## design/flow/design.v

```verilog
`timescale 1ns / 1ps
module bcd(clk, rst, broj, desetice, jedinice);
   input clk;                                               
   input rst;                                               
   input  [7:0] broj;                                       
   output reg [3:0] desetice;                               
   output reg [3:0] jedinice;                               
   reg [15:0] shift;                                        
   reg [3:0] i;                                             
   reg [15:0] t;                                            
   always @(posedge clk)
   begin
      if (rst)
         i <= 4'd0;
      else
      begin
         t = shift;
         if (i == 0)                                        
         begin
            t[15:8] = 8'd0;
            t[7:0] = broj;
         end
         if (i < 8)                                         
         begin
            if (t[11:8] >= 5)                               
               t[11:8] = t[11:8] + 4'd3;                    
            if (t[15:12] >= 5)                              
               t[15:12] = t[15:12] + 4'd3;                  
            t = t << 1;                                     
            shift <= t;
            i <= i + 4'd1;
         end
         else                                               
         begin
            desetice <= shift[15:12];
            jedinice <= shift[11:8];
            i <= 4'd0;
         end
      end
   end
endmodule
`timescale 1ns / 1ps
module kosarka(
      input clk,                                            
      input rst,                                            
      input b0,b1,b2,b3,                                    
      input p0,p1,p2,                                       
      output a,b,c,d,e,f,g,dp,                              
      output [3:0] an                                       
    );
localparam [16:0] DIV_D = 17'd25;                           
localparam [28:0] DIV_V = 29'd500;                          
reg clkD,clkV;                                              
reg [16:0] brojacD;                                         
reg [28:0] brojacV;                                         
reg [7:0] vremeA,vremeB,rezulA,rezulB;                      
reg [3:0] displej;                                          
reg [6:0] s_seg;                                            
reg [3:0] cifra;                                            
reg stop;                                                   
wire [3:0] vremeAdesetice, vremeAjedinice, vremeBdesetice, vremeBjedinice;   
wire [3:0] rezulAdesetice, rezulAjedinice, rezulBdesetice, rezulBjedinice;   
reg stanjeB0, stanjeB1, stanjeB2, stanjeB3;                 
bcd bcd_vremeA(clk, rst, vremeA, vremeAdesetice, vremeAjedinice);
bcd bcd_vremeB(clk, rst, vremeB, vremeBdesetice, vremeBjedinice);            
bcd bcd_rezulA(clk, rst, rezulA, rezulAdesetice, rezulAjedinice);
bcd bcd_rezulB(clk, rst, rezulB, rezulBdesetice, rezulBjedinice);
wire tickD = (brojacD == DIV_D) && !clkD;                   
wire tickV = (brojacV == DIV_V) && !clkV;                   
reg n_stop, n_s0, n_s1, n_s2, n_s3;
reg [7:0] n_rezulA, n_rezulB;
reg [3:0] n_displej, n_cifra;
always @(*)
   begin
      n_stop = stop;
      n_s0 = stanjeB0; n_s1 = stanjeB1; n_s2 = stanjeB2; n_s3 = stanjeB3;
      n_rezulA = rezulA; n_rezulB = rezulB;
      n_displej = displej; n_cifra = cifra;
      if(vremeA==0 && vremeB==0)                            
         n_stop = 1'b1;                                     
      case({p2,cifra})
         5'b00111: begin n_displej = vremeBjedinice; n_cifra = 4'b1110; end
         5'b01110: begin n_displej = vremeBdesetice; n_cifra = 4'b1101; end   
         5'b01101: begin n_displej = vremeAjedinice; n_cifra = 4'b1011; end
         5'b01011: begin n_displej = vremeAdesetice; n_cifra = 4'b0111; end
         5'b10111: begin n_displej = rezulBjedinice; n_cifra = 4'b1110; end
         5'b11110: begin n_displej = rezulBdesetice; n_cifra = 4'b1101; end   
         5'b11101: begin n_displej = rezulAjedinice; n_cifra = 4'b1011; end
         5'b11011: begin n_displej = rezulAdesetice; n_cifra = 4'b0111; end
         default: ;
      endcase
      if(b0 == 1'b1)
         n_s0 = 1'b1;                                       
      if(n_s0==1'b1 && b0 == 1'b0)                          
      begin
         n_stop = ~n_stop;                                  
         n_s0 = 1'b0;
      end
      if(b1 == 1'b1)
         n_s1 = 1'b1;                                       
      if(n_s1==1'b1 && b1 == 1'b0)
      begin
         case({p1,p0})
            2'b00: n_rezulB = n_rezulB+8'd3;                
            2'b01: n_rezulB = n_rezulB-8'd3;
            2'b10: n_rezulA = n_rezulA+8'd3;
            2'b11: n_rezulA = n_rezulA-8'd3;
         endcase
         n_s1 = 1'b0;
      end
      if(b2 == 1'b1)
         n_s2 = 1'b1;                                       
      if(n_s2==1'b1 && b2 == 1'b0)
      begin
         case({p1,p0})
            2'b00: n_rezulB = n_rezulB+8'd2;                
            2'b01: n_rezulB = n_rezulB-8'd2;
            2'b10: n_rezulA = n_rezulA+8'd2;
            2'b11: n_rezulA = n_rezulA-8'd2;
         endcase
         n_s2 = 1'b0;
      end
      if(b3 == 1'b1)
         n_s3 = 1'b1;                                       
      if(n_s3==1'b1 && b3 == 1'b0)
      begin
         case({p1,p0})
            2'b00: n_rezulB = n_rezulB+8'd1;                
            2'b01: n_rezulB = n_rezulB-8'd1;
            2'b10: n_rezulA = n_rezulA+8'd1;
            2'b11: n_rezulA = n_rezulA-8'd1;
         endcase
         n_s3 = 1'b0;
      end
   end
always @(posedge clk)
   begin
      if (rst)
      begin
         clkD <= 1'b0; clkV <= 1'b0;
         brojacD <= 17'd0; brojacV <= 29'd0;
         vremeA <= 8'd40; vremeB <= 8'd0;                   
         rezulA <= 8'd0; rezulB <= 8'd0;
         displej <= 4'b0110;
         s_seg <= 7'd0;
         cifra <= 4'b1110;
         stop <= 1'b1;
         stanjeB0 <= 1'b0; stanjeB1 <= 1'b0; stanjeB2 <= 1'b0; stanjeB3 <= 1'b0;
      end
      else
      begin
         if(brojacD==DIV_D)                                 
         begin
            clkD <= ~clkD;
            brojacD <= 17'd1;
         end
         else
            brojacD <= brojacD+17'd1;
         if(brojacV==DIV_V)                                 
         begin
            clkV <= ~clkV;
            brojacV <= 29'd1;
         end
         else
            brojacV <= brojacV+29'd1;
         case(displej)
            4'd0 : s_seg <= 7'b1000000;                     
            4'd1 : s_seg <= 7'b1111001;                     
            4'd2 : s_seg <= 7'b0100100;                     
            4'd3 : s_seg <= 7'b0110000;                     
            4'd4 : s_seg <= 7'b0011001;                     
            4'd5 : s_seg <= 7'b0010010;                     
            4'd6 : s_seg <= 7'b0000010;                     
            4'd7 : s_seg <= 7'b1111000;                     
            4'd8 : s_seg <= 7'b0000000;                     
            4'd9 : s_seg <= 7'b0010000;                     
            default : s_seg <= 7'b1000000;                  
         endcase
         if (tickV)                                         
         begin
            if(stop==0)                                     
            begin
               if(vremeB==0)                                
               begin
                  vremeB <= 8'd59;                          
                  vremeA <= vremeA-8'd1;                    
               end
               else
                  vremeB <= vremeB-8'd1;
            end
         end
         if (tickD)                                         
         begin
            stop <= n_stop;
            stanjeB0 <= n_s0; stanjeB1 <= n_s1; stanjeB2 <= n_s2; stanjeB3 <= n_s3;
            rezulA <= n_rezulA; rezulB <= n_rezulB;
            displej <= n_displej;
            cifra <= n_cifra;
         end
      end
   end
assign an = cifra;
assign {g, f, e, d, c, b, a} = s_seg;                       
assign dp = 1'b1;                                           
endmodule
```

## design/flow/run.sh

```bash
#!/bin/bash
# the make line also repeats each setting of config.mk as NAME=value (left out here)
make -C /OpenROAD-flow-scripts/flow DESIGN_CONFIG=/design/flow/config.mk WORK_HOME=/design/flow/orfs CLKGATE_MAP_FILE= finish
```

## design/flow/config.mk

```make
export PLATFORM = sky130hd
export DESIGN_NAME = kosarka
export DESIGN_NICKNAME = kosarka
export VERILOG_FILES = /design/flow/design.v
export SDC_FILE = /design/flow/constraint.sdc
export NUM_CORES = 4
export LEC_CHECK = 0
export ABC_AREA = 1
export CAP_MARGIN = 0
export CORE_MARGIN = 2
export CORE_UTILIZATION = 72
export CTS_CLUSTER_SIZE = 41
export GPL_ROUTABILITY_DRIVEN = 1
export HOLD_SLACK_MARGIN = -0.1
export MIN_ROUTING_LAYER = met1
export PLACE_DENSITY_LB_ADDON = 0.06
export SETUP_SLACK_MARGIN = 1.15
export SLEW_MARGIN = 0
export TNS_END_PERCENT = 15
```

## design/flow/constraint.sdc

```tcl
create_clock -name core_clock -period 3.99 [get_ports {clk}]
set_input_delay 0.7980 -clock core_clock [delete_from_list [all_inputs] [get_ports {clk}]]
set_output_delay 0.7980 -clock core_clock [all_outputs]
set_load 0.01 [all_outputs]
```

==> CHANGELOG.md, run 1 <==
### Metrics

* Most frequent cell after synthesis: nand2_1
* Clock slew at reported path FFs at 0.06 ns
* Min cycle time layout at roughly 3.4 ns
* First-pass GRT wire length at between 40000 and 50000 um
* Hold Crit Class: reg -> reg
* Final Wtd Congestion at between 0.9 and 1
* Post-route clock period utilization at 85.2%
* Worst r2r src: rezulB[0]$_SDFFE_PP0P_
* DR pass1 iterations at 9
* Num CTS Buffers at 23
* DIE WIDTH at ~130 um
* Synthesized area at between 10000 and 15000 sq um
* Adder Share, Synth at roughly 5.8%
* Flops after synth at between 200 and 250
* Critical path depth at 22
* Total Power at 4.93 mW
* Worst r2r dst: rezulB[5]$_SDFFE_PP0P_
* DRT antenna net count at 0
* Area leader, netlist: edfxtp_1
* Vias per inst at 5.87
* Power Combinational at approximately 0.48 mW
* Vias in the first global route at 9981
* Reg power frac at around half
* Yosys simple share at a little over a quarter
* DR WL/cell at ~16 um
* Top cells by area: edfxtp_1 (24%), dfxtp_1 (20%), nand2_1 (10%), inv_1 (6.9%), ha_1 (5.5%)
* Most frequent CP cell: nand2_1
* CP Max Fanout at 4
* Largest net degree at the start of global routing at 28
* Count of library flops with an enable pin at 92
* DRC at 0
* Worst path slowest cell: dfxtp_1
* Ys async rst share at 0%
* Initial antenna violation count at 0
* Commonest cells post-synth: nand2_1 (317), inv_1 (215), dfxtp_1 (116), nor2_1 (116), nand3_1 (99)
* CTS hold repair buffers at 0
* ANT cells at 0
* 1st-iter DRT viols at 1067
* Seq pwr at 2.41 mW
* Critical Path RT at 4.37 ns
* WHS at roughly 0.46 ns
* Multiplexer share at 0%
* Die H at between 100 and 150 um
* Leak at around 5.9 nW
* XOR Share, Synth at 3.01%
* Via Count at roughly 11k
* Max_slew headroom at around 41%
* Top pwr grp: sequential cells
* # rows at between 40 and 50
* Yosys cell types at around 62
* Tot GR Track Use at 31.8%
* Sw Ratio at between 20% and 30%
* Tool warning count at just under 50
* Crit Path Class: reg -> reg
* WHS Endpoint: vremeA[3]$_SDFFE_PP1P_
* Core Util, Final at 86.5%
* Worst path max stage delay at about 0.44 ns
* Yosys Instances at roughly 1.5k
* PortBufs at 19
* Gate power share at under 10%
* Clock group at 2.04 mW
* Dominant comb cell: simple AND/OR/NAND/NOR gates
* Worst hold stages at 2
* Fillers at 837
* Core footprint at 15800 sq um
* Syn_nets at approximately 1.5k
* Area share, top type at a little under a quarter
* Synthesized area per cell at a little under 8 sq um
* Switch Pwr at between 1 and 1.5 mW
* Aoi share at around an eighth
* Synth Flop Type: dfxtp_1
* CTS tree: yes
* Worst slew pin tran at between 0.8 and 0.9 ns
* Max-slew violations at 0
* Synthesized instance count at around 1.5k
* NumNets Final at 1647
* Final Hold Fails at 0
* Worst setup path endpoint: rezulB[5]$_SDFFE_PP0P_
* Fin worst setup slack at a little under 0.6 ns
* Final wirelength at a little under 30000 um
* RSZ-0062 raised after global routing: true
* CTS Sinks at 208
* Outcome: no timing/DRC/antenna violations
* R2R depth at 22
* Fmax at 294 MHz
* Crit path max-delay family: adder cells
* Internal Pwr Total at ~3.7 mW
* Total of max-cap violations at 0
* Max clock buf depth at 3
* IO Count at 21
* CP Buf/Inv Count at 5
* Clk_skew at approximately 0.015 ns
* PwrDens at roughly 360 nW/um^2
* Largest vdd supply drop at 0.449 mV
* Setup crit start kind: flip-flop
* Die area at approximately 17000 sq um
* Clk latency of the worst-skew pair at 0.53 ns
* CP Cell Sequence: inv_1 -> fa_2 -> inv_2 -> nand3_4 -> nand3_4 -> nand3_2 -> nand2_1 -> inv_1 -> ha_1 -> inv_1 -> nand2_2 -> xnor2_2 -> o21ai_2 -> ha_1 -> nand2_1 -> nand2_1 -> nand2_1 -> nand2_2 -> buf_4 -> xnor2_1 -> o21ai_0 -> a21oi_1
* FP Util at ~74%
* CTS root buf: clkbuf_16
* P&R area growth vs syn at 17.6%
* GRT Residual Overflow at 0
* Htree depth at 1
* Setup Viol. Count Final at 0
* Post-place setup slack at -0.336 ns
* Post-DP HPWL at between 15000 and 20000 um
* Sum Neg Setup Slack at 0 ns
* Worst Path Arrival at 3.78 ns
* Sequential fraction of the synthesis area at between 40% and 50%
* Reg-to-reg setup timing slack at a little under 0.6 ns
* Worst Setup End Kind: flip-flop
* Hold path startpoint: vremeA[3]$_SDFFE_PP1P_
* Synth Warn # at 2
* Clock share of power at between 40% and 50%
* Setup crit start: rezulB[0]$_SDFFE_PP0P_
* YS chip area at 11600 sq um
==> through the flow <==
stage / instances / instance area [sq um]
2_1_floorplan: 1475 / 11700
3_3_place_gp: 1762 / 12600
3_5_place_dp: 1762 / 12600
4_1_cts: 1811 / 13500
5_1_grt: 1818 / 13700
6_report: 1818 / 13700
==> layer usage <==
layer | track usage, % | part of all wire [%]
met5 | 0 | 0
met4 | 11.1 | 3.5
met3 | 4.28 | 8.0
met2 | 55.1 | 49
met1 | 41.1 | 40
==> repair_timing <==
action	CTS	global route
buffers inserted	7	7
gates resized	20	43
pin swaps	23	36
endpoints found under the setup margin	14	24
gates cloned	0	0
==> cell type report <==
| type | instances | area, sq um | area share, % |
|---|---|---|---|
| Inverter | 235 | 906 | 6.62 |
| Timing Repair Buffer | 113 | 923 | 6.75 |
| Sequential cell | 208 | 5080 | 37.1 |
| Clock buffer | 31 | 657 | 4.80 |
| Clock inverter | 11 | 70.1 | 0.512 |
| Multi-Input combinational cell | 1004 | 5780 | 42.2 |
| Tap cell | 216 | 270 | 1.97 |
==> inputs of run 2 (changes only) <==
ABC_AREA = not set   (was 1)
CAP_MARGIN = 20   (was 0)
CORE_UTILIZATION = 58   (was 72)
CTS_CLUSTER_SIZE = not set   (was 41)
GPL_ROUTABILITY_DRIVEN = not set   (was 1)
HOLD_SLACK_MARGIN = 0.26   (was -0.1)
MIN_ROUTING_LAYER = not set   (was met1)
PLACE_DENSITY_LB_ADDON = not set   (was 0.06)
SETUP_SLACK_MARGIN = -0.44   (was 1.15)
SLEW_MARGIN = 20   (was 0)
TNS_END_PERCENT = 75   (was 15)
clock period = 5.45 ns   (was 3.99 ns; I/O delays follow)
==> run 2 against run 1 <==
Still clean on timing, DRC and antenna. Sequential power is 27% lower. Die size is 24% higher. Total power shrank 22%. Final area shrank 4.0%. Hold slack got worse by 0.0051 ns. Via count fell by 15%. Combinational power is 35% lower.
==> CHANGELOG.md, run 2 <==
### Metrics

* Syn_nets at 1365 (-11%)
* Max clock buf depth at 3 (unchanged)
* Min cycle time layout at 5.09 ns
* Tool warning count at 48 (-2.0%)
* Worst slew pin tran at 0.919 ns (+0.0476 ns)
* WHS at 0.455 ns (-0.00509 ns)
* CP Cell Sequence: clkdlybuf4s50_1 -> nand2b_1 -> buf_4 -> inv_1 -> fa_1 -> nor4bb_1 -> a21oi_2 -> ha_1 -> nor2b_1 -> a22oi_1 -> and3_1 -> a22oi_2 -> a21oi_1 -> nand2b_1 -> or4_1 -> mux2i_1 -> mux2i_1 -> mux2_1
* Reg power frac at 46.2% (-2.7 points)
* CTS tree: yes
* Largest net degree at the start of global routing at 47 (+68%)
* Count of library flops with an enable pin at 92 (unchanged)
* Post-DP HPWL at 16800 um (-13%)
* Yosys Instances at 1303 (-12%)
* GRT Residual Overflow at 0 (unchanged)
* Clock group at 1.75 mW (-14%)
* Cells after DPL at 1567 (-11%)
* IO Count at 21 (unchanged)
* Final wirelength at 24300 um (-16%)
* DR pass1 iterations at 4 (-5)
* Ys async rst share at 0% (unchanged)
* Leak at 5.02 nW (-14%)
* Fillers at 1697 (+100%)
* Setup Viol. Count Final at 0 (unchanged)
* CTS hold repair buffers at 0 (unchanged)
* Adder Share, Synth at 5.88% (+0.048 points)
* Reg area at 5080 sq um (unchanged)
* CP Buf/Inv Count at 3 (-2)
* Synthesized area at 11700 sq um (+0.65%)
* Largest vdd supply drop at 0.308 mV (-31%)
* Core Util, Final at 66.9% (-20 points)
* Worst path max stage delay at 0.51 ns (+0.07 ns)
* Yosys simple share at 24.8% (-2.0 points)
* Die H at 146 um (+11%)
* Worst path slowest cell: fa_1
* Commonest cells post-synth: nand2_1 (176), nor2_1 (154), dfxtp_1 (116), edfxtp_1 (92), a21oi_1 (73)
* Setup crit start: p1
* Power Combinational at 0.314 mW (-35%)
* Sum Neg Setup Slack at 0 ns (unchanged)
* Gate power share at 8.2% (-1.5 points)
* 1st-iter DRT viols at 481 (-55%)
* Clk_skew at 0.0193 ns (+0.00457 ns)
* Post-route clock period utilization at 93.5% (+8.3 points)
* Aoi share at 12.3% (+0.32 points)
* Switch Pwr at 0.872 mW (-30%)
* CTS root buf: clkbuf_16
* Non-Filler Instances at 1611 (-11%)
* Synthesized area per cell at 8.99 sq um (+14%)
* Worst r2r src: rezulB[1]$_SDFFE_PP0P_
* DRT antenna net count at 0 (unchanged)
* PortBufs at 19 (unchanged)
* Clock slew at reported path FFs at 0.06 ns (about the same)
* RSZ-0062 raised after global routing: false
* Sw Ratio at 22.8% (-2.5 points)
* NumNets Final at 1390 (-16%)
* Reg-to-reg setup timing slack at 1.23 ns (+0.64 ns)
* # rows at 51 (+11%)
* Max_slew headroom at 38.2% (-3.2 points)
* Sequential fraction of the synthesis area at 43.4% (-0.28 points)
* Initial antenna violation count at 0 (unchanged)
* Setup crit start kind: input port
* DIE WIDTH at 146 um (+11%)
* Die area at 21300 sq um (+24%)
* Yosys cell types at 88 (+42%)
* FP Util at 59.6% (-14 points)
* Final Hold Fails at 0 (unchanged)
* Htree depth at 1 (unchanged)
* Synthesized instance count at 1303 (-12%)
* Worst setup path endpoint: rezulB[7]$_SDFFE_PP0P_
* Worst Path Arrival at 5.47 ns (+1.69 ns)
* Core footprint at 19700 sq um (+24%)
* PwrDens at 291 nW/um^2 (-19%)
* Comb area at 6160 sq um (+6.6%)
* Internal Pwr Total at 2.95 mW (-20%)
* Synth Flop Type: dfxtp_1
* Crit path max-delay family: simple AND/OR/NAND/NOR gates
* Synth Warn # at 2 (unchanged)
* Worst r2r dst: rezulB[7]$_SDFFE_PP0P_
* Num CTS Buffers at 24 (+4.3%)
* Critical Path RT at 5.83 ns (+1.46 ns)
* Clock share of power at 45.6% (+4.3 points)
* ANT cells at 0 (unchanged)
* Hold path startpoint: stanjeB3$_SDFFE_PP0P_
* Clk latency of the worst-skew pair at 0.50 ns (-0.03 ns)
* R2R depth at 17 (-23%)
* Dominant comb cell: simple AND/OR/NAND/NOR gates
* Post-CTS resize count at 0 (-100%)
* CP Max Fanout at 20 (+16)
* Area share, top type at 23.6% (-0.15 points)
* WHS Endpoint: stanjeB3$_SDFFE_PP0P_
* Seq pwr at 1.76 mW (-27%)
* Hold Crit Class: reg -> reg
* DR WL/cell at 15.1 um (-5.5%)
* Total of max-cap violations at 0 (unchanged)
* Max-slew violations at 0 (unchanged)
* Outcome: no timing/DRC/antenna violations
* Top pwr grp: sequential cells
* XOR Share, Synth at 7.54% (+4.5 points)
* Flops after synth at 208 (unchanged)
* Via Count at 9097 (-15%)
* Post-CTS Setup Repair Bufs at 0 (-7)
* Fmax at 196 MHz
* First-pass GRT wire length at 41400 um (-10%)
* Tot GR Track Use at 22.7% (-9.1 points)
* Worst Setup End Kind: flip-flop
* YS chip area at 11700 sq um (+0.65%)
* Vias per inst at 5.65 (-3.7%)
* Final Wtd Congestion at 0.844 (-11%)
* DRC at 0 (unchanged)
* CTS Sinks at 208 (unchanged)
* Vias in the first global route at 8535 (-14%)
* Critical path depth at 18 (-18%)
* P&R area growth vs syn at 12.2%
* Most frequent cell after synthesis: nand2_1
* Crit Path Class: in -> reg
* Area leader, netlist: edfxtp_1
* Worst hold stages at 2 (unchanged)
* Top cells by area: edfxtp_1 (24%), dfxtp_1 (20%), nand2_1 (5.6%), ha_1 (5.4%), nor2_1 (4.9%)
* Multiplexer share at 2.08% (+2.1 points)
==> run 2: stage by stage <==
step	power (mW)	area [sq um]	setup slack, ns
after CTS	3.86	13100	0.403
after global placement	2.10	12300	-0.0189
after detailed placement	2.11	12300	-0.0807
final	3.82	13100	0.357
after global routing	3.97	13100	0.0239
after floorplan	2.03	11700	-0.170
==> run 2: cell type report <==
cell class                 instances  share of cell area, %
clock buffer                      31                   5.42
clock inverter                    13                   1.32
inverter                          45                   1.29
multi-input combinational        987                   46.9
sequential                       208                   38.7
tap                              265                   2.52
timing repair buffer              62                   3.87
==> run 2: routing by layer <==
layer	wire length (um)	vias to the layer above	share of wire (%)	global-route usage [%]
met4	401	0	1.7	4.51
met5	0	-	0	0
met2	11300	141	47	38.3
met3	902	35	3.7	2.91
li1	-	4655	-	-
met1	11700	4266	48	31.6
==> inputs of run 3 (changes only) <==
ABC_AREA = 1   (was not set)
CAP_MARGIN = 15   (was 20)
CORE_ASPECT_RATIO = 0.99   (was not set)
CORE_UTILIZATION = 64   (was 58)
CTS_CLUSTER_SIZE = 44   (was not set)
HOLD_SLACK_MARGIN = not set   (was 0.26)
MIN_ROUTING_LAYER = met2   (was not set)
PLACE_DENSITY_LB_ADDON = 0.12   (was not set)
SETUP_SLACK_MARGIN = not set   (was -0.44)
TNS_END_PERCENT = not set   (was 75)
clock period = 6.16 ns   (was 5.45 ns; I/O delays follow)
==> run 3 against run 2 <==
Still clean. Area after synthesis down 0.64%. Setup slack better by 0.64 ns. Die size fell by 9.7%. Non-clock buffer count shrank 36. Final area decreased by 2.9%. Critical path type unchanged. Critical endpoint is now rezulA[6]$_SDFFE_PP0P_. Largest cell class unchanged.
==> CHANGELOG.md, run 3 <==
### Metrics

* Synthesized area at 11600 sq um (-0.64%)
* Outcome: no timing/DRC/antenna violations
* Initial antenna violation count at 0 (unchanged)
* Crit Path Class: in -> reg
* Worst Setup End Kind: flip-flop
* Worst path slowest cell: clkdlybuf4s50_1
* Fmax at between 150 and 200 MHz
* Synth Warn # at 2 (unchanged)
* Synthesized instance count at 1475 (+13%)
* Design area at 12800 sq um (-2.9%)
* WHS Endpoint: stanjeB2$_SDFFE_PP0P_
* Worst Path Arrival at 5.61 ns (+0.14 ns)
* Worst setup path endpoint: rezulA[6]$_SDFFE_PP0P_
* Post-CTS resize count at 0 (unchanged)
* Setup Viol. Count Final at 0 (unchanged)
* Sequential fraction of the synthesis area at 43.7% (+0.28 points)
* Sw Ratio at 25.0% (+2.2 points)
* 1st-iter DRT viols at 2372 (+390%)
* Core footprint at 18000 sq um (-8.6%)
* Reg power frac at 49.2% (+3.0 points)
* Final Hold Fails at 0 (unchanged)
* Post-CTS Setup Repair Bufs at 0 (unchanged)
* Core Util, Final at 71.0% (+4.2 points)
* CTS root buf: clkbuf_16
* Aoi share at 11.9% (-0.32 points)
* Vias per inst at 7.76 (+37%)
* Synthesized area per cell at 7.89 sq um (-12%)
* CTS tree: yes
* Critical Path RT at 6.61 ns (+0.78 ns)
* Total of max-cap violations at 0 (unchanged)
* IO Count at 21 (unchanged)
* Area leader, netlist: edfxtp_1
* NumNets Final at 1560 (+12%)
* Setup crit start kind: input port
* Clk_skew at 0.0108 ns (-0.00853 ns)
* Area share, top type at 23.7% (+0.15 points)
* Most frequent cell after synthesis: nand2_1
* Reg-to-reg setup timing slack at 2.42 ns (+1.19 ns)
* Crit path max-delay family: simple AND/OR/NAND/NOR gates
* FP Util at 64.8% (+5.2 points)
* Power Combinational at 0.279 mW (-11%)
* Max clock buf depth at 3 (unchanged)
* Via Count at 13.5k (+49%)
* Gate power share at 8.8% (+0.6 points)
* Vias in the first global route at 13.7k (+60%)
* Post-route clock period utilization at 83.9% (-9.6 points)
* DRC at 0 (unchanged)
* DIE WIDTH at 140 um (-4.5%)
* Multiplexer share at 0% (-2.1 points)
* Worst r2r src: rezulA[0]$_SDFFE_PP0P_
* Yosys cell types at 62 (-30%)
* Most frequent CP cell: nand2_1
* Final Wtd Congestion at 0.987 (+17%)
* Die H at 138 um (-5.4%)
* XOR Share, Synth at 3.01% (-4.5 points)
* Post-DP HPWL at 17500 um (+4.1%)
* First-pass GRT wire length at 42200 um (+2.1%)
* ANT cells at 0 (unchanged)
* Setup crit start: p0
* Flops after synth at 208 (unchanged)
* Largest net degree at the start of global routing at 28 (-40%)
* Worst path max stage delay at 0.79 ns (+0.28 ns)
* Clock group at 1.33 mW (-24%)
* YS chip area at 11600 sq um (-0.64%)
* DR pass1 iterations at 13 (+9)
* Seq pwr at 1.56 mW (-11%)
* P&R area growth vs syn at 9.67%
* R2R depth at 28 (+11)
* Top pwr grp: sequential cells
* Tot GR Track Use at 38.1% (+15 points)
* Synth Flop Type: dfxtp_1
* Yosys simple share at 26.8% (+2.0 points)
* Worst r2r dst: rezulA[6]$_SDFFE_PP0P_
* Clk latency of the worst-skew pair at 0.52 ns (+0.02 ns)
* Clock share of power at 42.0% (-3.6 points)
* PortBufs at 19 (unchanged)
* RSZ-0062 raised after global routing: false
* Adder Share, Synth at 5.83% (-0.048 points)
* Yosys Instances at 1475 (+13%)
* Htree depth at 1 (unchanged)
* Min cycle time layout at around 5.2 ns
* Count of library flops with an enable pin at 92 (unchanged)
* Top cells by area: edfxtp_1 (24%), dfxtp_1 (20%), nand2_1 (10%), inv_1 (6.9%), ha_1 (5.5%)
* CP Buf/Inv Count at 5 (+2)
* Hold path startpoint: stanjeB2$_SDFFE_PP0P_
* CP Max Fanout at 15 (-25%)
* Placed cell areas at 12000 sq um (-1.8%)
* Sum Neg Setup Slack at 0 ns (unchanged)
* Final wirelength at 25300 um (+4.4%)
* Internal Pwr Total at 2.38 mW (-19%)
* Critical path depth at 30 (+12)
* Dominant comb cell: simple AND/OR/NAND/NOR gates
* Hold Crit Class: reg -> reg
* Clock slew at reported path FFs at 0.07 ns (about the same)
* # rows at 49 (-3.9%)
* GRT Residual Overflow at 0 (unchanged)
* Tool warning count at 46 (-4.2%)
* Max-slew violations at 0 (unchanged)
* DR WL/cell at 14.5 um (-3.6%)
* Fillers at 1437 (-15%)
* Leak at 5.35 nW (+6.5%)
* Commonest cells post-synth: nand2_1 (317), inv_1 (215), dfxtp_1 (116), nor2_1 (116), nand3_1 (99)
* Largest vdd supply drop at 0.242 mV (-22%)
* Worst slew pin tran at 0.967 ns (+0.0471 ns)
* Syn_nets at 1537 (+13%)
* CTS hold repair buffers at 0 (unchanged)
* PwrDens at 249 nW/um^2 (-15%)
* CTS Sinks at 208 (unchanged)
* DRT antenna net count at 0 (unchanged)
* Num CTS Buffers at 23 (-4.2%)
* Ys async rst share at 0% (unchanged)
* Worst hold stages at 2 (unchanged)
* Max_slew headroom at 35.0% (-3.2 points)
* Die area at 19300 sq um (-9.7%)
* Switch Pwr at 0.793 mW (-9.0%)
-- run 3: cell type report --
type / instances / area, sq um / share of cell area (%)
Multi-Input combinational cell: 1004 / 5530 / 43.4
Tap cell: 229 / 287 / 2.25
Clock inverter: 7 / 46.3 / 0.363
Clock buffer: 35 / 683 / 5.35
Timing Repair Buffer: 26 / 238 / 1.86
Sequential cell: 208 / 5080 / 39.9
Inverter: 235 / 887 / 6.95
-- run 3: through the flow --
step                      power, mW  setup slack [ns]  instances  hold slack, ns
after floorplan                1.79              1.85       1475           0.426
after detailed placement       1.86             0.664       1702           0.442
after global routing           3.30             0.768       1744           0.469
after global placement         1.84             0.843       1702           0.436
after CTS                      3.17              1.13       1744           0.455
final                          3.17             0.994       1744           0.455
-- run 3: layer usage --
layer	vias to the layer above	track usage [%]	part of all wire, %
met5	-	0	0
li1	4895	-	-
met2	3358	46.6	52
met3	383	51.9	39
met1	4899	-	0
met4	0	7.44	8.5
==> inputs of run 4 (changes only) <==
CAP_MARGIN = 20   (was 15)
CORE_ASPECT_RATIO = not set   (was 0.99)
CORE_UTILIZATION = 68   (was 64)
CTS_CLUSTER_SIZE = not set   (was 44)
MIN_ROUTING_LAYER = not set   (was met2)
PLACE_DENSITY_LB_ADDON = not set   (was 0.12)
clock period = 4.51 ns   (was 6.16 ns; I/O delays follow)
==> run 4 against run 3 <==
Still clean. Clock power is 44% higher. Die size shrank 5.7%. Non-clock buffer count rose by 22. Hold slack worse by 0.0041 ns. Largest cell class unchanged. Highest routed layer unchanged.
==> CHANGELOG.md, run 4 <==
### Metrics

* Post-DP HPWL at 18500 um (+5.8%)
* Setup Viol. Count Final at 0 (unchanged)
* M2 GR Usage at 49.5% (+2.8 points)
* Fmax at 241 MHz
* Tot GR Track Use at 28.8% (-9.3 points)
* First-pass GRT wire length at 43200 um (+2.4%)
* PortBufs at 19 (unchanged)
* Leak at 5.49 nW (+2.6%)
* Count of library flops with an enable pin at 92 (unchanged)
* Worst path max stage delay at 0.60 ns (-0.19 ns)
* Max-slew violations at 0 (unchanged)
* YS chip area at 11600 sq um (unchanged)
* Via Count at 9957 (-26%)
* XOR Share, Synth at 3.01% (unchanged)
* Post-CTS resize count at 0 (unchanged)
* Initial antenna violation count at 0 (unchanged)
* Clk_skew at 0.0117 ns (+0.000899 ns)
* DRC at 0 (unchanged)
* Final Hold Fails at 0 (unchanged)
* Worst r2r src: rezulA[0]$_SDFFE_PP0P_
* Area leader, netlist: edfxtp_1
* Worst Setup End Kind: flip-flop
* Clock slew at reported path FFs at 0.06 ns (about the same)
* Top cells by area: edfxtp_1 (24%), dfxtp_1 (20%), nand2_1 (10%), inv_1 (6.9%), ha_1 (5.5%)
* Final wirelength at 25800 um (+2.0%)
* 1st-iter DRT viols at 678 (-71%)
* Multiplexer share at 0% (unchanged)
* Total Power at 4.42 mW (+39%)
* Sum Neg Setup Slack at 0 ns (unchanged)
* Core footprint at 16600 sq um (-7.4%)
* P&R area growth vs syn at 11.4%
* Worst Path Arrival at 4.54 ns (-1.07 ns)
* Met3 usage at 3.27% (-49 points)
* PwrDens at 341 nW/um^2 (+37%)
* NumNets Final at 1582 (+1.4%)
* Area share, top type at 23.7% (unchanged)
* CP Buf/Inv Count at 7 (+2)
* Hold Crit Class: reg -> reg
* Largest vdd supply drop at 0.319 mV (+32%)
* Die area at 18200 sq um (-5.7%)
* Switch Pwr at 1.08 mW (+36%)
* Clock share of power at 43.1% (+1.1 points)
* Vias per inst at 5.67 (-27%)
* Clock group at 1.91 mW (+44%)
* Die H at 135 um (-2.4%)
* Critical Path RT at 4.90 ns (-1.71 ns)
* Dominant comb cell: simple AND/OR/NAND/NOR gates
* CTS Sinks at 208 (unchanged)
* Ys async rst share at 0% (unchanged)
* GRT busiest layer: met2
* Syn_nets at 1537 (unchanged)
* Synthesized instance count at 1475 (unchanged)
* IO Count at 21 (unchanged)
* DR pass1 iterations at 5 (-8)
* Post-route clock period utilization at 92.0% (+8.1 points)
* Min cycle time layout at between 4 and 5 ns
* Yosys cell types at 62 (unchanged)
* Hold path startpoint: bcd_rezulB.shift[12]$_DFFE_PP_
* Worst setup path endpoint: rezulB[6]$_SDFFE_PP0P_
* Critical path depth at 28 (-6.7%)
* Adder Share, Synth at 5.83% (unchanged)
* Clk latency of the worst-skew pair at 0.52 ns (about the same)
* Power Combinational at 0.381 mW (+37%)
* Final Wtd Congestion at 0.910 (-7.8%)
* Most frequent cell after synthesis: nand2_1
* Crit Path Class: in -> reg
* RSZ-0062 raised after global routing: false
* Post-CTS Setup Repair Bufs at 0 (unchanged)
* Tool warning count at 48 (+4.3%)
* CTS tree: yes
* Yosys Instances at 1475 (unchanged)
* ANT cells at 0 (unchanged)
* R2R depth at 28 (unchanged)
* Routing usage on met1 at 37.8% (+38 points)
* CP Max Fanout at 3 (-12)
* Vias in the first global route at 9347 (-32%)
* Sw Ratio at 24.4% (-0.59 points)
* Synth Warn # at 2 (unchanged)
* DRT antenna net count at 0 (unchanged)
* Synthesized area per cell at 7.89 sq um (unchanged)
* Max_slew headroom at 37.9% (+2.9 points)
* Worst r2r dst: rezulA[6]$_SDFFE_PP0P_
* FP Util at 69.9% (+5.1 points)
* Flops after synth at 208 (unchanged)
* Worst slew pin tran at 0.929 ns (-0.0380 ns)
* Internal Pwr Total at 3.34 mW (+40%)
* Aoi share at 11.9% (unchanged)
* # rows at 47 (-4.1%)
* Reg power frac at 48.3% (-0.9 points)
* Most frequent CP cell: nand2_1
* WHS Endpoint: bcd_rezulB.desetice[0]$_DFFE_PP_
* DR WL/cell at 14.7 um (+1.3%)
* Htree depth at 1 (unchanged)
* Gate power share at 8.6% (-0.2 points)
* Worst path slowest cell: clkdlybuf4s50_1
* Commonest cells post-synth: nand2_1 (317), inv_1 (215), dfxtp_1 (116), nor2_1 (116), nand3_1 (99)
* Seq pwr at 2.13 mW (+37%)
* Max clock buf depth at 3 (unchanged)
* Num CTS Buffers at 23 (unchanged)
* Crit path max-delay family: buffers and inverters
* Setup crit start kind: input port
* Worst hold stages at 0 (-2)
* CTS hold repair buffers at 0 (unchanged)
* Synthesized area at 11600 sq um (unchanged)
* Reg-to-reg setup timing slack at 0.92 ns (-1.50 ns)
* Total of max-cap violations at 0 (unchanged)
* Outcome: no timing/DRC/antenna violations
* GRT Residual Overflow at 0 (unchanged)
* Largest net degree at the start of global routing at 29 (+3.6%)
* CTS root buf: clkbuf_16
* Yosys simple share at 26.8% (unchanged)
* Synth Flop Type: dfxtp_1
* Sequential fraction of the synthesis area at 43.7% (unchanged)
* DIE WIDTH at 135 um (-3.4%)
* Setup crit start: p1
* Top pwr grp: sequential cells
[run 4: routing by layer]
layer,vias to the layer above,wire length [um]
li1,4986,-
met2,318,12400
met1,4586,11300
met3,67,1260
met5,-,0
met4,0,867
[run 4: per-stage QoR]
step	setup slack (ns)	hold slack, ns	instances	instance area [sq um]	utilization (%)
after floorplan	0.530	0.426	1475	11600	-
after global placement	0.0139	0.438	1715	12200	73.2
after detailed placement	-0.0963	0.440	1715	12200	73.2
after CTS	0.395	0.453	1757	13000	77.9
after global routing	0.0794	0.466	1757	13000	77.9
final	0.361	0.451	1757	13000	77.9
[run 4: final cells by class]
cell class / count / area, sq um
clock inverter: 11 / 130
inverter: 235 / 887
clock buffer: 31 / 647
timing repair buffer: 48 / 403
tap: 220 / 275
fill: 1204 / 3680
sequential: 208 / 5080
multi-input combinational: 1004 / 5530
==> inputs of run 5 (changes only) <==
ABC_AREA = 0   (was 1)
CORE_UTILIZATION = 72   (was 68)
CTS_CLUSTER_DIAMETER = 384   (was not set)
CTS_CLUSTER_SIZE = 15   (was not set)
PLACE_DENSITY = 0.37   (was not set)
SETUP_SLACK_MARGIN = 0.53   (was not set)
clock period = 3.99 ns   (was 4.51 ns; I/O delays follow)
==> run 5 against run 4 <==
Critical path type unchanged. The layout now fails its checks (negative setup slack). Hold slack better by 0.0013 ns. Sequential share of layout area down 2.4 points. Final area up 6.7%. Combinational power up 31%. Total power up 0.99%. Global-route usage up 2.9 points. Sequential cell count unchanged. Core utilization up 9.1 points. Clock skew up 0.021 ns. Synthesized cell count down 12%.
==> CHANGELOG.md, run 5 <==
### Metrics

* Fmax at 231 MHz
* Most frequent cell after synthesis: nand2_1
* NumNets Final at 1475 (-6.8%)
* Final Wtd Congestion at 0.919 (+1.0%)
* Worst slew pin tran at 0.900 ns (-0.0284 ns)
* Adder Share, Synth at 5.88% (+0.048 points)
* 1st-iter DRT viols at 1155 (+70%)
* Post-DP HPWL at 18700 um (+0.83%)
* CP Buf/Inv Count at 5 (-2)
* Synthesized instance count at 1303 (-12%)
* Max-slew violations at 0 (unchanged)
* Aoi share at 12.3% (+0.32 points)
* Critical Path RT at 4.38 ns (-0.52 ns)
* Sum Neg Setup Slack at -1.23 ns (-1.23 ns)
* Design area at 13800 sq um (+6.7%)
* Worst r2r dst: rezulB[7]$_SDFFE_PP0P_
* WHS at 0.453 ns (+0.00131 ns)
* Max_slew headroom at 39.9% (+2.0 points)
* DIE WIDTH at 132 um (-2.4%)
* Dominant comb cell: simple AND/OR/NAND/NOR gates
* Via Count at 10.3k (+3.9%)
* Hold Crit Class: reg -> reg
* Most frequent CP cell: buf_6
* DR pass1 iterations at 8 (+3)
* Seq pwr at 2.41 mW (+13%)
* Worst Path Arrival at 4.72 ns (+0.18 ns)
* Num CTS Buffers at 17 (-26%)
* CTS tree: yes
* Setup Viol. Count Final at 5 (+5)
* RSZ-0062 raised after global routing: true
* Flops after synth at 208 (unchanged)
* WHS Endpoint: stanjeB3$_SDFFE_PP0P_
* CP Max Fanout at 5 (+2)
* Die area at 17300 sq um (-4.8%)
* Initial antenna violation count at 0 (unchanged)
* Tot GR Track Use at 31.7% (+2.9 points)
* Vias in the first global route at 9690 (+3.7%)
* # rows at 46 (-2.1%)
* Synthesized area at 11700 sq um (+0.65%)
* Gate power share at 11.2% (+2.6 points)
* Max clock buf depth at 3 (unchanged)
* First-pass GRT wire length at 45900 um (+6.3%)
* Synthesized area per cell at 8.99 sq um (+14%)
* CTS root buf: clkbuf_16
* Fillers at 838 (-30%)
* Post-route clock period utilization at 109% (+17 points)
* Reg-to-reg setup timing slack at -0.12 ns (-1.04 ns)
* Tool warning count at 51 (+6.3%)
* Worst path max stage delay at 0.39 ns (-0.21 ns)
* Syn_nets at 1365 (-11%)
* Area leader, netlist: edfxtp_1
* Setup crit start: p1
* PwrDens at 323 nW/um^2 (-5.3%)
* Switch Pwr at 1.11 mW (+3.3%)
* ANT cells at 0 (unchanged)
* XOR Share, Synth at 7.54% (+4.5 points)
* Worst setup path endpoint: rezulA[7]$_SDFFE_PP0P_
* Commonest cells post-synth: nand2_1 (176), nor2_1 (154), dfxtp_1 (116), edfxtp_1 (92), a21oi_1 (73)
* Crit path max-delay family: simple AND/OR/NAND/NOR gates
* Worst r2r src: rezulB[0]$_SDFFE_PP0P_
* Clock group at 1.55 mW (-19%)
* Largest vdd supply drop at 0.371 mV (+16%)
* Placed cell areas at 12800 sq um (+5.1%)
* Violated checks: negative setup slack
* Clock share of power at 34.7% (-8.4 points)
* Top pwr grp: sequential cells
* GRT Residual Overflow at 0 (unchanged)
* Power Combinational at 0.500 mW (+31%)
* Min cycle time layout at between 4 and 5 ns
* Final wirelength at 30000 um (+16%)
* Total Power at 4.46 mW (+0.99%)
* Sequential fraction of the synthesis area at 43.4% (-0.28 points)
* Worst hold stages at 2 (+2)
* DRC at 0 (unchanged)
* CTS hold repair buffers at 0 (unchanged)
* Worst path slowest cell: or3_4
* Ys async rst share at 0% (unchanged)
* Top cells by area: edfxtp_1 (24%), dfxtp_1 (20%), nand2_1 (5.6%), ha_1 (5.4%), nor2_1 (4.9%)
* P&R area growth vs syn at 18.0%
* Sw Ratio at 24.9% (+0.55 points)
* IO Count at 21 (unchanged)
* Leak at 5.38 nW (-2.1%)
* Htree depth at 1 (unchanged)
* Synth Flop Type: dfxtp_1
* Largest net degree at the start of global routing at 29 (unchanged)
* DRT antenna net count at 0 (unchanged)
* Critical path depth at 21 (-25%)
* Yosys simple share at 24.8% (-2.0 points)
* Total of max-cap violations at 0 (unchanged)
* Crit Path Class: in -> reg
* R2R depth at 16 (-43%)
* Multiplexer share at 2.08% (+2.1 points)
* Internal Pwr Total at 3.35 mW (+0.26%)
* Final Hold Fails at 0 (unchanged)
* Synth Warn # at 2 (unchanged)
* Area share, top type at 23.6% (-0.15 points)
* CTS Sinks at 208 (unchanged)
* Clk latency of the worst-skew pair at 0.50 ns (-0.02 ns)
* DR WL/cell at 18.3 um (+25%)
* Outcome: complete, but fails checks
* YS chip area at 11700 sq um (+0.65%)
* Yosys cell types at 88 (+42%)
* Setup crit start kind: input port
* Fin worst setup slack at -0.346 ns (-0.707 ns)
* Yosys Instances at 1303 (-12%)
* Core footprint at 15900 sq um (-4.5%)
* Vias per inst at 6.32 (+11%)
* Reg power frac at 54.1% (+5.8 points)
* Die H at 132 um (-2.4%)
* PortBufs at 19 (unchanged)
* Clk_skew at 0.0330 ns (+0.0213 ns)
* Core Util, Final at 87.0% (+9.1 points)
* FP Util at 73.7% (+3.8 points)
* Worst Setup End Kind: flip-flop
* Count of library flops with an enable pin at 92 (unchanged)
* Hold path startpoint: stanjeB3$_SDFFE_PP0P_
* CP Cell Sequence: buf_6 -> buf_4 -> buf_6 -> buf_6 -> nand2_8 -> ha_4 -> a21oi_4 -> and3_1 -> o21ai_1 -> xnor2_1 -> ha_1 -> inv_2 -> a31oi_4 -> a31oi_1 -> o21ai_1 -> and4b_1 -> or3_4 -> or3_4 -> a21oi_2 -> mux2i_1 -> mux2_1
* Clock slew at reported path FFs at 0.08 ns (+0.02 ns)
## run 5: stage by stage
step	setup slack (ns)	instances
after CTS	-0.138	1623
after global placement	-1.02	1591
final	-0.346	1638
after global routing	-0.418	1638
after floorplan	-0.905	1303
after detailed placement	-1.14	1591
## run 5: what timing repair did
item                       CTS  global route
setup endpoints to repair   12            11
gates cloned                 0             0
pin swaps                   34            53
setup buffers                4            15
resized                     40            53
## run 5: layout make-up
class | count | area (sq um) | share of cell area (%)
clock buffer | 27 | 473 | 3.42
multi-input combinational | 987 | 6570 | 47.5
timing repair buffer | 154 | 1240 | 8.98
clock inverter | 1 | 8.76 | 0.0634
sequential | 208 | 5090 | 36.8
tap | 216 | 270 | 1.96
inverter | 45 | 174 | 1.26
## run 5: layer usage
metal	vias to the layer above	share of wire (%)	GRT usage (%)
met5	-	0	0
met4	0	3.8	9.60
met3	148	6.6	3.63
met2	482	50	57.1
met1	4914	39	40.1
li1	4800	-	-
==> inputs of run 6 (changes only) <==
ABC_AREA = not set   (was 0)
CTS_CLUSTER_DIAMETER = 25   (was 384)
CTS_CLUSTER_SIZE = 30   (was 15)
PLACE_DENSITY = not set   (was 0.37)
PLACE_DENSITY_LB_ADDON = 0.19   (was not set)
SETUP_SLACK_MARGIN = 1.15   (was 0.53)
==> run 6 against run 5 <==
The run now fails in 5_1_grt. Die size unchanged. Area after synthesis unchanged. Synthesized cell count unchanged.
==> CHANGELOG.md, run 6 <==
### Physical design

* Dominant comb cell: simple AND/OR/NAND/NOR gates
* Max clock buf depth at 3 (unchanged)
* Syn_nets at 1365 (unchanged)
* Sequential fraction of the synthesis area at 43.4% (unchanged)
* XOR Share, Synth at 7.54% (unchanged)
* Commonest cells post-synth: nand2_1 (176), nor2_1 (154), dfxtp_1 (116), edfxtp_1 (92), a21oi_1 (73)
* Outcome: aborted with a tool error
* DIE WIDTH at 132 um (unchanged)
* First Err: [ERROR GRT-0232] Routing congestion too high. Check the congestion heatmap in the GUI.
* Area leader, netlist: edfxtp_1
* FP Util at 73.7% (unchanged)
* Htree depth at 2 (+1)
* YS chip area at 11700 sq um (unchanged)
* Count of library flops with an enable pin at 92 (unchanged)
* CTS hold repair buffers at 0 (unchanged)
* Synth Flop Type: dfxtp_1
* Tot GR Track Use at roughly nine tenths
* CTS Sinks at 208 (unchanged)
* Last stage: 5_1_grt
* Aoi share at 12.3% (unchanged)
* CTS root buf: clkbuf_16
* Multiplexer share at 2.08% (unchanged)
* Synthesized instance count at 1303 (unchanged)
* Post-DP HPWL at 18400 um (-1.2%)
* Final Wtd Congestion at 0.908 (-1.2%)
* Die area at 17300 sq um (unchanged)
* Top cells by area: edfxtp_1 (24%), dfxtp_1 (20%), nand2_1 (5.6%), ha_1 (5.4%), nor2_1 (4.9%)
* IO Count at 21 (unchanged)
* Ys async rst share at 0% (unchanged)
* Most frequent cell after synthesis: nand2_1
* Yosys simple share at 24.8% (unchanged)
* Synthesized area per cell at 8.99 sq um (unchanged)
* Die H at 132 um (unchanged)
* Area share, top type at 23.6% (unchanged)
* PortBufs at 19 (unchanged)
* Synth Warn # at 2 (unchanged)
* Flops after synth at 208 (unchanged)
* Core footprint at 15900 sq um (unchanged)
* Yosys Instances at 1303 (unchanged)
* Num CTS Buffers at 46 (+29)
* Yosys cell types at 88 (unchanged)
* GRT Residual Overflow at about 900
* Adder Share, Synth at 5.88% (unchanged)
* # rows at 46 (unchanged)
* Synthesized area at 11700 sq um (unchanged)
run 6: metal layers:
metal	overflow	global-route usage, %
met1	6	85.3
met2	650	115
met3	9	68.9
met4	235	105
met5	0	18.1
run 6: metrics by stage:
stage / cell area [sq um] / hold WS, ns / setup TNS (ns) / worst slack, ns / cells
after floorplan: 11800 / 0.432 / -3.44 / -0.905 / 1303
after global placement: 12800 / 0.440 / -5.90 / -1.02 / 1593
after detailed placement: 12800 / 0.452 / -6.91 / -1.09 / 1593
after CTS: 15100 / 0.475 / -0.275 / -0.193 / 1710
run 6: what timing repair did:
action / in CTS
gates resized: 98
setup endpoints to repair: 19
setup buffers: 31
pin swaps: 71
==> inputs of run 7 (changes only) <==
ABC_AREA = 1   (was not set)
CORE_UTILIZATION = 71   (was 72)
CTS_CLUSTER_DIAMETER = not set   (was 25)
CTS_CLUSTER_SIZE = 15   (was 30)
PLACE_DENSITY_LB_ADDON = 0.07   (was 0.19)
SETUP_SLACK_MARGIN = not set   (was 1.15)
clock period = 4.06 ns   (was 3.99 ns; I/O delays follow)
==> run 7 against run 6 <==
Now clean on timing, DRC and antenna. Synthesized cell count grew 13%. Die size increased by 0.73%. Area after synthesis shrank 0.64%.
==> CHANGELOG.md, run 7 <==
### Metrics

* Area share, top type at 23.7% (+0.15 points)
* Setup crit start kind: input port
* Worst r2r src: rezulA[0]$_SDFFE_PP0P_
* FP Util at 73.0% (-0.74 points)
* WHS at 0.460 ns
* Synthesized area per cell at 7.89 sq um (-12%)
* Core footprint at 15900 sq um (+0.36%)
* Hold path startpoint: stanjeB2$_SDFFE_PP0P_
* Outcome: no timing/DRC/antenna violations
* Clk_skew at approximately 0.011 ns
* Die H at 132 um (+0.36%)
* Tool warning count at about 46
* ANT cells at 0
* Die area at 17400 sq um (+0.73%)
* Synthesized instance count at 1475 (+13%)
* PwrDens at ~360 nW/um^2
* Final wirelength at 28100 um
* DR WL/cell at roughly 16 um
* 1st-iter DRT viols at 954
* Worst setup path endpoint: rezulA[6]$_SDFFE_PP0P_
* Commonest cells post-synth: nand2_1 (317), inv_1 (215), dfxtp_1 (116), nor2_1 (116), nand3_1 (99)
* Post-place setup slack at -0.454 ns (+0.635 ns)
* Initial antenna violation count at 0
* Crit path max-delay family: simple AND/OR/NAND/NOR gates
* Worst Path Arrival at ~4.2 ns
* Post-CTS Setup Repair Bufs at 0 (-100%)
* Vias per inst at about 5.8
* DRT antenna net count at 0
* Syn_nets at 1537 (+13%)
* CP Buf/Inv Count at 5
* Seq pwr at 2.37 mW
* Post-DP HPWL at 19200 um (+3.9%)
* Tot GR Track Use at a little under a third
* Final Wtd Congestion at 0.934 (+2.9%)
* P&R area growth vs syn at 14.7%
* CTS root buf: clkbuf_16
* Yosys cell types at 62 (-30%)
* Worst path max stage delay at approximately 0.42 ns
* Dominant comb cell: simple AND/OR/NAND/NOR gates
* Critical path depth at 29
* Hold Crit Class: reg -> reg
* Largest vdd supply drop at ~0.36 mV
* Synthesized area at 11600 sq um (-0.64%)
* Sum Neg Setup Slack at 0 ns
* Synth Warn # at 2 (unchanged)
* Max_slew headroom at 33.5%
* CP Max Fanout at 4
* Worst r2r dst: rezulA[6]$_SDFFE_PP0P_
* YS chip area at 11600 sq um (-0.64%)
* WHS Endpoint: stanjeB2$_SDFFE_PP0P_
* Flops after synth at 208 (unchanged)
* Count of library flops with an enable pin at 92 (unchanged)
* Adder Share, Synth at 5.83% (-0.048 points)
* Critical Path RT at 4.43 ns
* DR pass1 iterations at 5
* Yosys Instances at 1475 (+13%)
* Total Power at ~5 mW
* Non-Filler Instances at 1800
* Top cells by area: edfxtp_1 (24%), dfxtp_1 (20%), nand2_1 (10%), inv_1 (6.9%), ha_1 (5.5%)
* Worst slew pin tran at 0.989 ns
* Reg-to-reg setup timing slack at 0.71 ns
* R2R depth at 26
* Worst path slowest cell: clkdlybuf4s50_1
* Setup crit start: p0
* Num CTS Buffers at 23 (-50%)
* Internal Pwr Total at 3.66 mW
* Min cycle time layout at roughly 3.8 ns
* Reg power frac at 48.8%
* Crit Path Class: in -> reg
* Worst hold stages at 2
* Vias in the first global route at 9808
* Final Hold Fails at 0
* Yosys simple share at 26.8% (+2.0 points)
* First-pass GRT wire length at around 46000 um
* DIE WIDTH at 132 um (+0.36%)
* Htree depth at 1 (-1)
* CTS tree: yes
* Setup Viol. Count Final at 0
* Cells after DPL at 1759 (+10%)
* Top pwr grp: sequential cells
* Synth Flop Type: dfxtp_1
* Core Util, Final at approximately 84%
* Max-slew violations at 0
* Max clock buf depth at 3 (unchanged)
* Fin worst setup slack at about 0.26 ns
* Area leader, netlist: edfxtp_1
* PortBufs at 19 (unchanged)
* Clk latency of the worst-skew pair at between 0.5 and 0.6 ns
* Sw Ratio at ~25%
* XOR Share, Synth at 3.01% (-4.5 points)
* Worst Setup End Kind: flip-flop
* Gate power share at 9.3%
* Most frequent CP cell: nand2_1
* Clock share of power at a little over two fifths
* NumNets Final at approximately 1.6k
* Placed cell areas at 12500 sq um (-2.2%)
* Sequential fraction of the synthesis area at 43.7% (+0.28 points)
* Power Combinational at roughly 0.45 mW
* Clock slew at reported path FFs at 0.07 ns
* Total of max-cap violations at 0
* CTS Sinks at 208 (unchanged)
* # rows at 46 (unchanged)
* Via Count at 10.4k
* Fmax at between 200 and 300 MHz
* Design area at 13300 sq um
* Post-route clock period utilization at between 90% and 100%
* IO Count at 21 (unchanged)
* Multiplexer share at 0% (-2.1 points)
* Ys async rst share at 0% (unchanged)
* Aoi share at 11.9% (-0.32 points)
* Clock group at between 2 and 2.5 mW
* DRC at 0
* Largest net degree at the start of global routing at 28
* Most frequent cell after synthesis: nand2_1
* GRT Residual Overflow at 0
* Leak at around 5.7 nW
* Switch Pwr at between 1 and 1.5 mW
-- run 7: repair_timing --
item,in CTS,in global routing
setup endpoints to repair,0,8
endpoints found under the hold margin,0,0
gates resized,0,19
hold buffers,0,0
-- run 7: cell type report --
cell class | instances | area [sq um]
Clock buffer | 33 | 657
Multi-Input combinational cell | 1004 | 5590
Fill cell | 980 | 2600
Inverter | 235 | 887
Clock inverter | 8 | 81.3
Timing Repair Buffer | 96 | 773
Tap cell | 216 | 270
Sequential cell | 208 | 5080
-- run 7: layer usage --
metal  track usage [%]  share of wire [%]  vias to the layer above
met5                 0                  0                        -
met4              11.1                3.4                        0
met3              3.73                6.7                       91
met2              54.8                 49                      422
met1              41.5                 41                     4820
li1                  -                  -                     5078
==> inputs of run 8 (changes only) <==
ABC_AREA = not set   (was 1)
CELL_PAD_IN_SITES_DETAIL_PLACEMENT = 2   (was not set)
CORE_ASPECT_RATIO = 1.65   (was not set)
CORE_MARGIN = 9   (was 2)
CORE_UTILIZATION = 65   (was 71)
CTS_CLUSTER_DIAMETER = 230   (was not set)
CTS_CLUSTER_SIZE = not set   (was 15)
GPL_TIMING_DRIVEN = 1   (was not set)
HOLD_SLACK_MARGIN = 0.22   (was not set)
MAX_ROUTING_LAYER = met5   (was not set)
MIN_ROUTING_LAYER = met2   (was not set)
PLACE_DENSITY_LB_ADDON = 0.02   (was 0.07)
SETUP_SLACK_MARGIN = 1.3   (was not set)
TNS_END_PERCENT = 10   (was not set)
clock period = 5.08 ns   (was 4.06 ns; I/O delays follow)
==> run 8 against run 7 <==
The run now fails in 3_5_place_dp. Die size increased by 34%. Area after synthesis increased by 0.65%. Synthesized cell count decreased by 12%.
==> CHANGELOG.md, run 8 <==
### Physical design

* Outcome: aborted with a tool error
* Last stage: 3_5_place_dp
* First Err: [ERROR DPL-0033] detailed placement checks failed during check placement.
* Adder Share, Synth at 5.88% (+0.048 points)
* Commonest cells post-synth: nand2_1 (176), nor2_1 (154), dfxtp_1 (116), edfxtp_1 (92), a21oi_1 (73)
* XOR Share, Synth at 7.54% (+4.5 points)
* Synthesized area per cell at 8.99 sq um (+14%)
* FP Util at 66.8% (-6.2 points)
* Area leader, netlist: edfxtp_1
* Synth Flop Type: dfxtp_1
* # rows at 62 (+35%)
* Area share, top type at 23.6% (-0.15 points)
* Aoi share at 12.3% (+0.32 points)
* YS chip area at 11700 sq um (+0.65%)
* Count of library flops with an enable pin at 92 (unchanged)
* Core footprint at 17500 sq um (+10%)
* Yosys Instances at 1303 (-12%)
* Top cells by area: edfxtp_1 (24%), dfxtp_1 (20%), nand2_1 (5.6%), ha_1 (5.4%), nor2_1 (4.9%)
* Yosys cell types at 88 (+42%)
* Yosys simple share at 24.8% (-2.0 points)
* Ys async rst share at 0% (unchanged)
* Syn_nets at 1365 (-11%)
* Final Wtd Congestion at 0.898 (-3.9%)
* Die H at 190 um (+44%)
* Dominant comb cell: simple AND/OR/NAND/NOR gates
* Flops after synth at 208 (unchanged)
* IO Count at 21 (unchanged)
* Die area at 23300 sq um (+34%)
* Synth Warn # at 2 (unchanged)
* PortBufs at 19 (unchanged)
* Multiplexer share at 2.08% (+2.1 points)
* DIE WIDTH at 122 um (-7.2%)
* Sequential fraction of the synthesis area at 43.4% (-0.28 points)
* Synthesized area at 11700 sq um (+0.65%)
* Most frequent cell after synthesis: nand2_1
* Synthesized instance count at 1303 (-12%)
run 8: stage by stage:
step           worst slack (ns)  hold slack, ns  instances  area (sq um)  power [mW]
2_1_floorplan           -0.0332           0.432       1303         11800        2.18
3_3_place_gp             -0.251           0.437       1551         12400        2.25
==> inputs of run 9 (changes only) <==
ABC_AREA = 1   (was not set)
CAP_MARGIN = 40   (was 20)
CELL_PAD_IN_SITES_DETAIL_PLACEMENT = not set   (was 2)
CORE_ASPECT_RATIO = not set   (was 1.65)
CORE_MARGIN = 2   (was 9)
CORE_UTILIZATION = 72   (was 65)
CTS_CLUSTER_DIAMETER = not set   (was 230)
CTS_CLUSTER_SIZE = 41   (was not set)
GPL_ROUTABILITY_DRIVEN = 1   (was not set)
GPL_TIMING_DRIVEN = not set   (was 1)
HOLD_SLACK_MARGIN = -0.1   (was 0.22)
MAX_ROUTING_LAYER = not set   (was met5)
MIN_ROUTING_LAYER = met1   (was met2)
PLACE_DENSITY_LB_ADDON = 0.06   (was 0.02)
SETUP_SLACK_MARGIN = 1.15   (was 1.3)
SLEW_MARGIN = 40   (was 20)
TNS_END_PERCENT = 100   (was 10)
clock period = 3.99 ns   (was 5.08 ns; I/O delays follow)
==> run 9 against run 8 <==
Now clean on timing, DRC and antenna. Synthesized cell count grew 13%. Die size shrank 26%. Area after synthesis shrank 0.64%.
==> CHANGELOG.md, run 9 <==
### Metrics

* Final Hold Fails at 0
* Via Count at ~11k
* FP Util at 73.5% (+6.7 points)
* Worst slew pin tran at just under 0.9 ns
* Area share, top type at 23.7% (+0.15 points)
* Power Combinational at approximately 0.54 mW
* Total Power at around 5.3 mW
* Flops after synth at 208 (unchanged)
* Yosys simple share at 26.8% (+2.0 points)
* ANT cells at 0
* Design area at approximately 14000 sq um
* PortBufs at 19 (unchanged)
* Sw Ratio at around 25%
* DR WL/cell at 18.5 um
* Die area at 17200 sq um (-26%)
* GRT Residual Overflow at 0
* Syn_nets at 1537 (+13%)
* Setup Viol. Count Final at 0
* Clock share of power at about 44%
* Sum Neg Setup Slack at 0 ns
* CTS Sinks at roughly 210
* 1st-iter DRT viols at 1431
* Internal Pwr Total at ~4.0 mW
* Clk latency of the worst-skew pair at 0.53 ns
* Clk_skew at between 0.03 and 0.04 ns
* Tot GR Track Use at around 34%
* Core Util, Final at slightly below 90%
* DRC at 0
* Post-route clock period utilization at about nine tenths
* Post-place setup slack at -0.295 ns
* DIE WIDTH at 131 um (+7.0%)
* WHS Endpoint: vremeA[3]$_SDFFE_PP1P_
* Synth Warn # at 2 (unchanged)
* Top cells by area: edfxtp_1 (24%), dfxtp_1 (20%), nand2_1 (10%), inv_1 (6.9%), ha_1 (5.5%)
* Reg-to-reg setup timing slack at around 0.45 ns
* Reg power frac at a little under half
* Worst r2r dst: rezulA[6]$_SDFFE_PP0P_
* CTS tree: yes
* Ys async rst share at 0% (unchanged)
* Leak at 5.99 nW
* Worst path max stage delay at 0.36 ns
* Worst hold stages at 2
* Multiplexer share at 0% (-2.1 points)
* DR pass1 iterations at 7
* Max-slew violations at 0
* Final wirelength at about 34000 um
* Max_slew headroom at between 40% and 50%
* Count of library flops with an enable pin at 92 (unchanged)
* Post-DP HPWL at roughly 19000 um
* Top pwr grp: sequential cells
* Synthesized area per cell at 7.89 sq um (-12%)
* Synthesized area at 11600 sq um (-0.64%)
* Crit Path Class: in -> reg
* XOR Share, Synth at 3.01% (-4.5 points)
* Gate power share at approximately a tenth
* Fillers at around 740
* Crit path max-delay family: simple AND/OR/NAND/NOR gates
* Worst Path Arrival at ~4 ns
* # rows at 46 (-26%)
* R2R depth at 22
* IO Count at 21 (unchanged)
* Critical path depth at 31
* Fin worst setup slack at between 0.3 and 0.4 ns
* Core footprint at 15800 sq um (-9.7%)
* Largest vdd supply drop at between 0.4 and 0.5 mV
* Adder Share, Synth at 5.83% (-0.048 points)
* CTS root buf: clkbuf_16
* Switch Pwr at 1.32 mW
* CTS hold repair buffers at 0
* Tool warning count at between 40 and 50
* Area leader, netlist: edfxtp_1
* Sequential fraction of the synthesis area at 43.7% (+0.28 points)
* Worst setup path endpoint: rezulA[6]$_SDFFE_PP0P_
* YS chip area at 11600 sq um (-0.64%)
* Hold Crit Class: reg -> reg
* Setup crit start: p1
* Worst r2r src: rezulA[2]$_SDFFE_PP0P_
* Vias per inst at roughly 6.3
* Vias in the first global route at roughly 11k
* PwrDens at 374 nW/um^2
* RSZ-0062 raised after global routing: true
* DRT antenna net count at 0
* Most frequent CP cell: nand2_1
* Most frequent cell after synthesis: nand2_1
* NumNets Final at 1658
* Clock group at ~2.3 mW
* Yosys Instances at 1475 (+13%)
* Seq pwr at between 2 and 2.5 mW
* Min cycle time layout at roughly 3.6 ns
* Num CTS Buffers at 22
* Setup crit start kind: input port
* Commonest cells post-synth: nand2_1 (317), inv_1 (215), dfxtp_1 (116), nor2_1 (116), nand3_1 (99)
* CP Buf/Inv Count at 6
* Synth Flop Type: dfxtp_1
* Hold path startpoint: vremeA[3]$_SDFFE_PP1P_
* CP Max Fanout at 4
* Max clock buf depth at 3
* Fmax at 278 MHz
* P&R area growth vs syn at 21.8%
* Worst path slowest cell: fa_2
* Synthesized instance count at 1475 (+13%)
* Die H at 131 um (-31%)
* Worst Setup End Kind: flip-flop
* Yosys cell types at 62 (-30%)
* Critical Path RT at between 4 and 5 ns
* Dominant comb cell: simple AND/OR/NAND/NOR gates
* Final Wtd Congestion at 0.936 (+4.2%)
* Aoi share at 11.9% (-0.32 points)
* Largest net degree at the start of global routing at 28
* Outcome: no timing/DRC/antenna violations
* Htree depth at 1
* Initial antenna violation count at 0
* Total of max-cap violations at 0
* Placed cell areas at ~13000 sq um
* Clock slew at reported path FFs at 0.07 ns
* First-pass GRT wire length at a little under 50000 um
==> run 9: cell type report <==
type	instances	area [sq um]	area share (%)
clock inverter	12	209	1.47
timing repair buffer	123	1020	7.23
multi-input combinational	1004	6020	42.5
timing repair inverter	2	10.0	0.0707
tap	216	270	1.91
clock buffer	28	624	4.41
inverter	235	925	6.53
sequential	208	5090	35.9
==> run 9: repair_timing <==
action	4_1_cts	5_1_grt
cloned	0	2
endpoints found under the setup margin	14	24
resized	44	79
pin swaps	51	55
setup buffers	17	15
==> run 9: layer usage <==
layer,wire length (um),GRT usage (%),vias to the layer above
li1,-,-,5131
met1,12300,41.6,5303
met2,16300,59.6,794
met3,3330,5.13,233
met4,1890,13.5,0
met5,0,0,-
==> run 9: through the flow <==
stage	hold WS, ns	cells
2_1_floorplan	0.426	1475
3_3_place_gp	0.437	1754
3_5_place_dp	0.444	1754
4_1_cts	0.462	1811
5_1_grt	0.465	1828
6_report	0.462	1828
Power is estimated from default activity; no workload was simulated.
